## ARM_SingleCycle_CPU
module ARM_SingleCycle_CPU
	#(parameter	BusWidth	= 32)
	(input logic		i_CLK, i_RESET,
	input logic[(BusWidth - 1):0]	i_Instr,
	output logic[(BusWidth - 1):0]	o_PC,
	output logic[(BusWidth - 1):0]	o_Data_Address,
	output logic					o_Mem_Write,
	output logic[(BusWidth - 1):0]	o_Write_Data,
	input logic[(BusWidth - 1):0]	i_Read_Data);
For scale: about 3900 cells after synthesis, roughly 520 flip-flops, ~32000 um2 of cells after synthesis.
==> flow/config.mk <==
export PLATFORM = sky130hd
export DESIGN_NAME = ARM_SingleCycle_CPU
export DESIGN_NICKNAME = ARM_SingleCycle_CPU
export VERILOG_FILES = /design/flow/design.v
export SDC_FILE = /design/flow/constraint.sdc
export NUM_CORES = 4
export LEC_CHECK = 0
export ABC_AREA = 0
export CAP_MARGIN = 15
export CELL_PAD_IN_SITES_GLOBAL_PLACEMENT = 1
export CORE_ASPECT_RATIO = 1.58
export CORE_MARGIN = 2
export CORE_UTILIZATION = 61
export CTS_CLUSTER_SIZE = 73
export GPL_ROUTABILITY_DRIVEN = 0
export GPL_TIMING_DRIVEN = 1
export HOLD_SLACK_MARGIN = 0.29
export PLACE_DENSITY_LB_ADDON = 0.01
export SETUP_SLACK_MARGIN = 1.0
export SLEW_MARGIN = 20
==> flow/constraint.sdc <==
create_clock -name core_clock -period 3.42 [get_ports {i_CLK}]
set_input_delay 0.6840 -clock core_clock [delete_from_list [all_inputs] [get_ports {i_CLK}]]
set_output_delay 0.6840 -clock core_clock [all_outputs]
set_load 0.01 [all_outputs]
run.sh (not shown) runs the stock make flow with config.mk's settings and CLKGATE_MAP_FILE=.
The first run stopped in 5_1_grt.
Edit:
ABC_AREA = default   (was 0)
CAP_MARGIN = 20   (was 15)
CELL_PAD_IN_SITES_GLOBAL_PLACEMENT = default   (was 1)
CORE_ASPECT_RATIO = default   (was 1.58)
CORE_UTILIZATION = 55   (was 61)
CTS_CLUSTER_SIZE = 69   (was 73)
GPL_ROUTABILITY_DRIVEN = default   (was 0)
GPL_TIMING_DRIVEN = default   (was 1)
HOLD_SLACK_MARGIN = default   (was 0.29)
PLACE_DENSITY = 0.6   (was default)
PLACE_DENSITY_LB_ADDON = default   (was 0.01)
SETUP_SLACK_MARGIN = default   (was 1.0)
clock period = 7.49 ns   (was 3.42 ns; I/O delays follow)
What happened: The changed run completed, yet does not pass: setup timing. Die area rises by 11%. Area after synthesis stays the same. Synthesized cell count stays the same.
Edit:
ABC_AREA = 0   (was default)
CELL_PAD_IN_SITES_DETAIL_PLACEMENT = 2   (was default)
CORE_ASPECT_RATIO = 0.59   (was default)
CORE_MARGIN = 6   (was 2)
CORE_UTILIZATION = 28   (was 55)
CTS_CLUSTER_SIZE = 70   (was 69)
GPL_ROUTABILITY_DRIVEN = 0   (was default)
HOLD_SLACK_MARGIN = 0.1   (was default)
MAX_ROUTING_LAYER = met4   (was default)
PLACE_DENSITY = default   (was 0.6)
SETUP_SLACK_MARGIN = -1.53   (was default)
clock period = 16.4 ns   (was 7.49 ns; I/O delays follow)
What happened: The changed run ran to the end with no violations. Combinational power shrinks by well over a third. Setup slack improved by 1.1 ns. Via count went up by a few percent. Final cell count drops slightly. Utilization came out lower by 46 points. Power falls by well over a third. Clock-buffer cell count falls by 16. Design area goes down by about a fifth. Non-clock buffer count drops by 855.

Starting RTL as in the previous note.
Settings: LEC_CHECK=0, CAP_MARGIN=20, CORE_MARGIN=2, CORE_UTILIZATION=66, CTS_CLUSTER_SIZE=29, PLACE_DENSITY_LB_ADDON=0.0, SETUP_SLACK_MARGIN=1.91, SLEW_MARGIN=20, TNS_END_PERCENT=5; clock period 7.71 ns.
The first run aborted during 5_1_grt.
==> next run, changes <==
- ABC_AREA: default -> 1
- CORE_UTILIZATION: 66 -> 57
- CTS_CLUSTER_SIZE: 29 -> 75
- PLACE_DENSITY_LB_ADDON: 0.0 -> 0.12
- SETUP_SLACK_MARGIN: 1.91 -> default
- TNS_END_PERCENT: 5 -> default
- clock period: 7.71 -> 7.49 ns (I/O delays scaled with it)
This time the run ran to the end with violations: setup timing.
Die area rises by 29%.
Area after synthesis goes up by 11%.
Synthesized cell count increases by 40%.

Starting RTL as in the previous note.
make LEC_CHECK=0 ABC_AREA=1 CAP_MARGIN=40 CELL_PAD_IN_SITES_DETAIL_PLACEMENT=2 CELL_PAD_IN_SITES_GLOBAL_PLACEMENT=1 CORE_ASPECT_RATIO=1.8 CORE_MARGIN=2 CORE_UTILIZATION=67 CTS_CLUSTER_SIZE=15 GPL_ROUTABILITY_DRIVEN=0 GPL_TIMING_DRIVEN=1 HOLD_SLACK_MARGIN=0.21 MIN_ROUTING_LAYER=met2 PLACE_DENSITY=0.48 SETUP_SLACK_MARGIN=2.61 SLEW_MARGIN=5 TNS_END_PERCENT=90 finish   # period 8.97 ns
The first run never finished: it broke off in 3_1_place_gp_skip_io on GPL-0301.
Change:
- ABC_AREA: 1 -> 0
- CAP_MARGIN: 40 -> 15
- CELL_PAD_IN_SITES_DETAIL_PLACEMENT: 2 -> default
- CORE_ASPECT_RATIO: 1.8 -> 0.88
- CORE_UTILIZATION: 67 -> 58
- CTS_CLUSTER_SIZE: 15 -> 57
- GPL_ROUTABILITY_DRIVEN: 0 -> 1
- HOLD_SLACK_MARGIN: 0.21 -> -0.07
- MIN_ROUTING_LAYER: met2 -> default
- PLACE_DENSITY: 0.48 -> default
- SETUP_SLACK_MARGIN: 2.61 -> default
- SLEW_MARGIN: 5 -> 20
- TNS_END_PERCENT: 90 -> default
- clock period: 8.97 -> 7.49 ns (I/O delays scaled with it)
=> This time the run reached the layout checks and failed them: max-capacitance violations, max-slew violations, negative setup slack. Area after synthesis goes down by about 10%. Synthesized cell count fell by 29%. Die size came out higher by 3.4%.
Change:
- CELL_PAD_IN_SITES_GLOBAL_PLACEMENT: 1 -> 0
- CORE_ASPECT_RATIO: 0.88 -> 0.65
- CORE_UTILIZATION: 58 -> 70
- CTS_CLUSTER_SIZE: 57 -> 73
- PLACE_DENSITY_LB_ADDON: default -> 0.2
- SETUP_SLACK_MARGIN: default -> 1.0
- clock period: 7.49 -> 4.14 ns (I/O delays scaled with it)
The changed run never finished: it broke off in 4_1_cts (DPL-0038).
Area after synthesis is unchanged.
Die size is lower by about 17%.
Synthesized cell count stays the same.
Power figures rest on the tool's default switching activity, not on a simulated workload.
